// median
module median
#(
    parameter MEM_DATA_WIDTH = 32,
    parameter LUT_ADDR_WIDTH = 10,  
    parameter MEM_ADDR_WIDTH = 10,  
    parameter PIXEL_DATA_WIDTH = 8,
    parameter IMG_WIDTH  = 320,
    parameter IMG_HEIGHT = 320
)(
    input clk,  
    input rst_n,  
    input [31:0] word0,
    input [31:0] word1,
    input [31:0] word2,
    output [PIXEL_DATA_WIDTH-1:0] pixel1,
    output [PIXEL_DATA_WIDTH-1:0] pixel2,
    output [PIXEL_DATA_WIDTH-1:0] pixel3,
    output [PIXEL_DATA_WIDTH-1:0] pixel4,
    output [LUT_ADDR_WIDTH-1:0] raddr_a,
    output [LUT_ADDR_WIDTH-1:0] raddr_b,
    output [LUT_ADDR_WIDTH-1:0] raddr_c,
    output [MEM_ADDR_WIDTH-1:0] waddr
);
Size in the first run: ~3600 cells after synthesis, about 130 flip-flops, ~170 I/O pins, ~22000 um2 of cells after synthesis.
make LEC_CHECK=0 ABC_AREA=1 CAP_MARGIN=20 CORE_MARGIN=2 CORE_UTILIZATION=71 CTS_CLUSTER_DIAMETER=221 CTS_CLUSTER_SIZE=37 SETUP_SLACK_MARGIN=-0.58 SLEW_MARGIN=20 finish   # period 24.4 ns
run.sh (not shown) runs the stock make flow with config.mk's settings and CLKGATE_MAP_FILE=.
The baseline finished clean.
Change:
==> flow/config.mk (replaced) <==
export PLATFORM = sky130hd
export DESIGN_NAME = median
export DESIGN_NICKNAME = median
export VERILOG_FILES = /design/flow/design.v
export SDC_FILE = /design/flow/constraint.sdc
export NUM_CORES = 4
export LEC_CHECK = 0
export CAP_MARGIN = 20
export CORE_MARGIN = 2
export CORE_UTILIZATION = 40
export SLEW_MARGIN = 20
==> flow/constraint.sdc (replaced) <==
create_clock -name core_clock -period 29.3 [get_ports {clk}]
set_input_delay 5.8600 -clock core_clock [delete_from_list [all_inputs] [get_ports {clk}]]
set_output_delay 5.8600 -clock core_clock [all_outputs]
set_load 0.01 [all_outputs]
Result: The changed run finished with timing, DRC and antenna clean. Clock-buffer cell count went down by 2. Wire length went up by 13%.
Change:
--- a/flow/config.mk
+++ b/flow/config.mk
@@ -7,5 +7,7 @@
 export LEC_CHECK = 0
+export ABC_AREA = 1
 export CAP_MARGIN = 20
 export CORE_MARGIN = 2
-export CORE_UTILIZATION = 40
+export CORE_UTILIZATION = 71
+export MAX_ROUTING_LAYER = met4
 export SLEW_MARGIN = 20
==> flow/constraint.sdc (replaced) <==
create_clock -name core_clock -period 21.6 [get_ports {clk}]
set_input_delay 4.3200 -clock core_clock [delete_from_list [all_inputs] [get_ports {clk}]]
set_output_delay 4.3200 -clock core_clock [all_outputs]
set_load 0.01 [all_outputs]
Wire length came out lower by about 14%.
Sequential share of layout area is higher by 0.74 points.
Cell area shrinks by 6.0%.
Count of clock-buffer cells in the layout climbs by 3.
Cell count rose by about 2.4%.
Die area is lower by about 46%.
Change:
--- a/flow/config.mk
+++ b/flow/config.mk
@@ -7,7 +7,5 @@
 export LEC_CHECK = 0
-export ABC_AREA = 1
 export CAP_MARGIN = 20
 export CORE_MARGIN = 2
-export CORE_UTILIZATION = 71
-export MAX_ROUTING_LAYER = met4
+export CORE_UTILIZATION = 41
 export SLEW_MARGIN = 20
==> flow/constraint.sdc (replaced) <==
create_clock -name core_clock -period 29.3 [get_ports {clk}]
set_input_delay 5.8600 -clock core_clock [delete_from_list [all_inputs] [get_ports {clk}]]
set_output_delay 5.8600 -clock core_clock [all_outputs]
set_load 0.01 [all_outputs]
The new run completed without violations.
Die area increases by 79%.
Register-to-register slack gets better by 5.3 ns.
Cell count came out lower by 2.5%.
Change:
--- a/flow/config.mk
+++ b/flow/config.mk
@@ -9,3 +9,5 @@
 export CORE_MARGIN = 2
-export CORE_UTILIZATION = 41
+export CORE_UTILIZATION = 72
+export PLACE_DENSITY = 0.66
+export SETUP_SLACK_MARGIN = -1.43
 export SLEW_MARGIN = 20
==> flow/constraint.sdc (replaced) <==
create_clock -name core_clock -period 23.7 [get_ports {clk}]
set_input_delay 4.7400 -clock core_clock [delete_from_list [all_inputs] [get_ports {clk}]]
set_output_delay 4.7400 -clock core_clock [all_outputs]
set_load 0.01 [all_outputs]
After rerunning: The changed run finished but failed the layout checks on max-capacitance violations, max-slew violations, negative setup slack. Worst setup slack loses 4.0 ns. Routed wire length went up by 16%. Core utilization came out higher by 41 points. Via count rose by 19%.
Change:
--- a/flow/config.mk
+++ b/flow/config.mk
@@ -7,2 +7,3 @@
 export LEC_CHECK = 0
+export ABC_AREA = 1
 export CAP_MARGIN = 20
@@ -10,4 +11,4 @@
 export CORE_UTILIZATION = 72
-export PLACE_DENSITY = 0.66
-export SETUP_SLACK_MARGIN = -1.43
+export CTS_CLUSTER_DIAMETER = 66
+export CTS_CLUSTER_SIZE = 10
 export SLEW_MARGIN = 20
==> flow/constraint.sdc (replaced) <==
create_clock -name core_clock -period 12.4 [get_ports {clk}]
set_input_delay 2.4800 -clock core_clock [delete_from_list [all_inputs] [get_ports {clk}]]
set_output_delay 2.4800 -clock core_clock [all_outputs]
set_load 0.01 [all_outputs]
Result: With this change the flow failed in detailed placement (3_5_place_dp), error DPL-0038; synthesized cell count went up by about a fifth; area after synthesis went down by a few percent; die area went down by a few percent.

========
Starting RTL as in the previous note.
make LEC_CHECK=0 CAP_MARGIN=20 CORE_MARGIN=2 CORE_UTILIZATION=72 CTS_CLUSTER_DIAMETER=95 CTS_CLUSTER_SIZE=14 PLACE_DENSITY=0.66 SETUP_SLACK_MARGIN=3.27 SLEW_MARGIN=20 finish   # period 23.7 ns
The baseline aborted during global routing (5_1_grt).
==> next run, changes <==
Settings changed: CORE_UTILIZATION 72 to 40, CTS_CLUSTER_DIAMETER 95 to unset, CTS_CLUSTER_SIZE 14 to unset, PLACE_DENSITY 0.66 to unset, SETUP_SLACK_MARGIN 3.27 to unset.
Clock period 23.7 ns to 30.0 ns, I/O delays scaled along.
- The changed run completed without violations
- synthesized area stays the same
- die area is higher by 78%
- synthesized cell count does not change
==> next run, changes <==
Settings changed: ABC_AREA set to 1, CORE_ASPECT_RATIO set to 1.76, CORE_UTILIZATION 40 to 46, CTS_CLUSTER_DIAMETER set to 184, CTS_CLUSTER_SIZE set to 100.
Result: Cell area went down by 6.5%. Via count went down by about 0.4%. Cell count went up by 6.7%. Non-clock buffer count went down by 41. Worst setup slack gains 2400 ps. Clock skew hardly moves. Routed wire length went down by 1.3%.
==> next run, changes <==
Settings changed: CORE_ASPECT_RATIO 1.76 to 0.5, CORE_UTILIZATION 46 to 69, SETUP_SLACK_MARGIN set to -1.42.
What happened: Global-route usage rises by 7.5 points; maximum frequency went up by 0.72%; wire length goes down by about 16%; cell area went down by about 0.9%; die area drops by 33%; non-clock buffer count drops by 6; synthesized cell count is unchanged; count of clock-buffer cells in the layout is higher by 1.
==> next run, changes <==
Settings changed: CORE_UTILIZATION 69 to 41, CTS_CLUSTER_DIAMETER 184 to 251, CTS_CLUSTER_SIZE 100 to 98, GPL_ROUTABILITY_DRIVEN set to 0, PLACE_DENSITY_LB_ADDON set to 0.1, SETUP_SLACK_MARGIN -1.42 to -1.39.
Outcome:
- The new run went through all stages and came out clean
- hold slack loses 6.9 ps
- non-clock buffer count is higher by 4
- utilization goes down by 32 points
==> next run, changes <==
Settings changed: CORE_ASPECT_RATIO 0.5 to 1.76, CORE_UTILIZATION 41 to 22, CTS_CLUSTER_DIAMETER 251 to 184, CTS_CLUSTER_SIZE 98 to 100, GPL_ROUTABILITY_DRIVEN 0 to unset, PLACE_DENSITY set to 0.82, PLACE_DENSITY_LB_ADDON 0.1 to unset, SETUP_SLACK_MARGIN -1.39 to unset, SLEW_MARGIN 20 to 0.
What happened: Count of clock-buffer cells in the layout climbs by 2; die size is higher by 84%; via count rises by 2.1%; core utilization came out lower by 21 points; synthesized area is unchanged; global-route usage is lower by 12 points; setup slack improves by 140 ps.

========
Starting RTL as in the previous note.
// median
module median
#(
    parameter MEM_DATA_WIDTH = 32,
    parameter LUT_ADDR_WIDTH = 10,  
    parameter MEM_ADDR_WIDTH = 10,  
    parameter PIXEL_DATA_WIDTH = 8,
    parameter IMG_WIDTH  = 320,
    parameter IMG_HEIGHT = 320
)(
    input clk,  
    input rst_n,  
    input [31:0] word0,
    input [31:0] word1,
    input [31:0] word2,
    output [PIXEL_DATA_WIDTH-1:0] pixel1,
    output [PIXEL_DATA_WIDTH-1:0] pixel2,
    output [PIXEL_DATA_WIDTH-1:0] pixel3,
    output [PIXEL_DATA_WIDTH-1:0] pixel4,
    output [LUT_ADDR_WIDTH-1:0] raddr_a,
    output [LUT_ADDR_WIDTH-1:0] raddr_b,
    output [LUT_ADDR_WIDTH-1:0] raddr_c,
    output [MEM_ADDR_WIDTH-1:0] waddr
);
Settings: LEC_CHECK=0, CAP_MARGIN=40, CORE_MARGIN=2, CORE_UTILIZATION=72, CTS_CLUSTER_DIAMETER=48, CTS_CLUSTER_SIZE=40, PLACE_DENSITY=0.67, SETUP_SLACK_MARGIN=-0.42, SLEW_MARGIN=20; clock period 17.4 ns.
The first run aborted during 3_5_place_dp (DPL-0038).
==> next run, changes <==
--- a/flow/config.mk
+++ b/flow/config.mk
@@ -8 +8 @@
-export CAP_MARGIN = 40
+export CAP_MARGIN = 5
@@ -10 +10 @@
-export CORE_UTILIZATION = 72
+export CORE_UTILIZATION = 70
@@ -13 +13 @@
-export PLACE_DENSITY = 0.67
+export PLACE_DENSITY = 0.64
What happened: This time the run failed in 4_1_cts, error DPL-0038; die size is higher by 2.8%; area after synthesis is unchanged; synthesized cell count is unchanged.
==> next run, changes <==
--- a/flow/config.mk
+++ b/flow/config.mk
@@ -8 +8 @@
-export CAP_MARGIN = 5
+export CAP_MARGIN = 20
@@ -11,4 +11,3 @@
-export CTS_CLUSTER_DIAMETER = 48
-export CTS_CLUSTER_SIZE = 40
-export PLACE_DENSITY = 0.64
-export SETUP_SLACK_MARGIN = -0.42
+export CTS_CLUSTER_DIAMETER = 219
+export CTS_CLUSTER_SIZE = 37
+export SETUP_SLACK_MARGIN = 4.42
==> flow/constraint.sdc (replaced) <==
create_clock -name core_clock -period 24.4 [get_ports {clk}]
set_input_delay 4.8800 -clock core_clock [delete_from_list [all_inputs] [get_ports {clk}]]
set_output_delay 4.8800 -clock core_clock [all_outputs]
set_load 0.01 [all_outputs]
Now the flow never finished: it broke off in 5_1_grt with GRT-0116.
Synthesized area does not change.
Die area is unchanged.
Synthesized cell count does not change.
==> next run, changes <==
--- a/flow/config.mk
+++ b/flow/config.mk
@@ -7,0 +8 @@
+export ABC_AREA = 1
@@ -11 +12 @@
-export CTS_CLUSTER_DIAMETER = 219
+export CTS_CLUSTER_DIAMETER = 229
@@ -13 +14,2 @@
-export SETUP_SLACK_MARGIN = 4.42
+export HOLD_SLACK_MARGIN = 0.29
+export SETUP_SLACK_MARGIN = -1.09
==> flow/constraint.sdc (replaced) <==
create_clock -name core_clock -period 19.2 [get_ports {clk}]
set_input_delay 3.8400 -clock core_clock [delete_from_list [all_inputs] [get_ports {clk}]]
set_output_delay 3.8400 -clock core_clock [all_outputs]
set_load 0.01 [all_outputs]
=> The changed run finished but failed the layout checks on setup timing. Die area drops by a few percent. Synthesized cell count climbs by about a fifth. Area after synthesis drops by a few percent.
==> next run, changes <==
--- a/flow/config.mk
+++ b/flow/config.mk
@@ -11,5 +11,2 @@
-export CORE_UTILIZATION = 70
-export CTS_CLUSTER_DIAMETER = 229
-export CTS_CLUSTER_SIZE = 37
-export HOLD_SLACK_MARGIN = 0.29
-export SETUP_SLACK_MARGIN = -1.09
+export CORE_UTILIZATION = 52
+export CTS_CLUSTER_SIZE = 95
==> flow/constraint.sdc (replaced) <==
create_clock -name core_clock -period 27.1 [get_ports {clk}]
set_input_delay 5.4200 -clock core_clock [delete_from_list [all_inputs] [get_ports {clk}]]
set_output_delay 5.4200 -clock core_clock [all_outputs]
set_load 0.01 [all_outputs]
The new run ran to the end with no violations; routed wire length goes down by about 3%; utilization came out lower by 24 points; worst setup slack is better by 2.5 ns; non-clock buffer count is lower by 172; die size increases by about 34%; count of clock-buffer cells in the layout drops by 2; via count went down by about 9%.
==> next run, changes <==
--- a/flow/config.mk
+++ b/flow/config.mk
@@ -8 +7,0 @@
-export ABC_AREA = 1
@@ -11,2 +10 @@
-export CORE_UTILIZATION = 52
-export CTS_CLUSTER_SIZE = 95
+export CORE_UTILIZATION = 64
==> flow/constraint.sdc (replaced) <==
create_clock -name core_clock -period 14.2 [get_ports {clk}]
set_input_delay 2.8400 -clock core_clock [delete_from_list [all_inputs] [get_ports {clk}]]
set_output_delay 2.8400 -clock core_clock [all_outputs]
set_load 0.01 [all_outputs]
What happened: The changed run ended with an error in 4_1_cts (DPL-0038). Synthesized cell count shrinks by about 13%. Die area shrinks by 15%. Synthesized area rose by 4.8%.
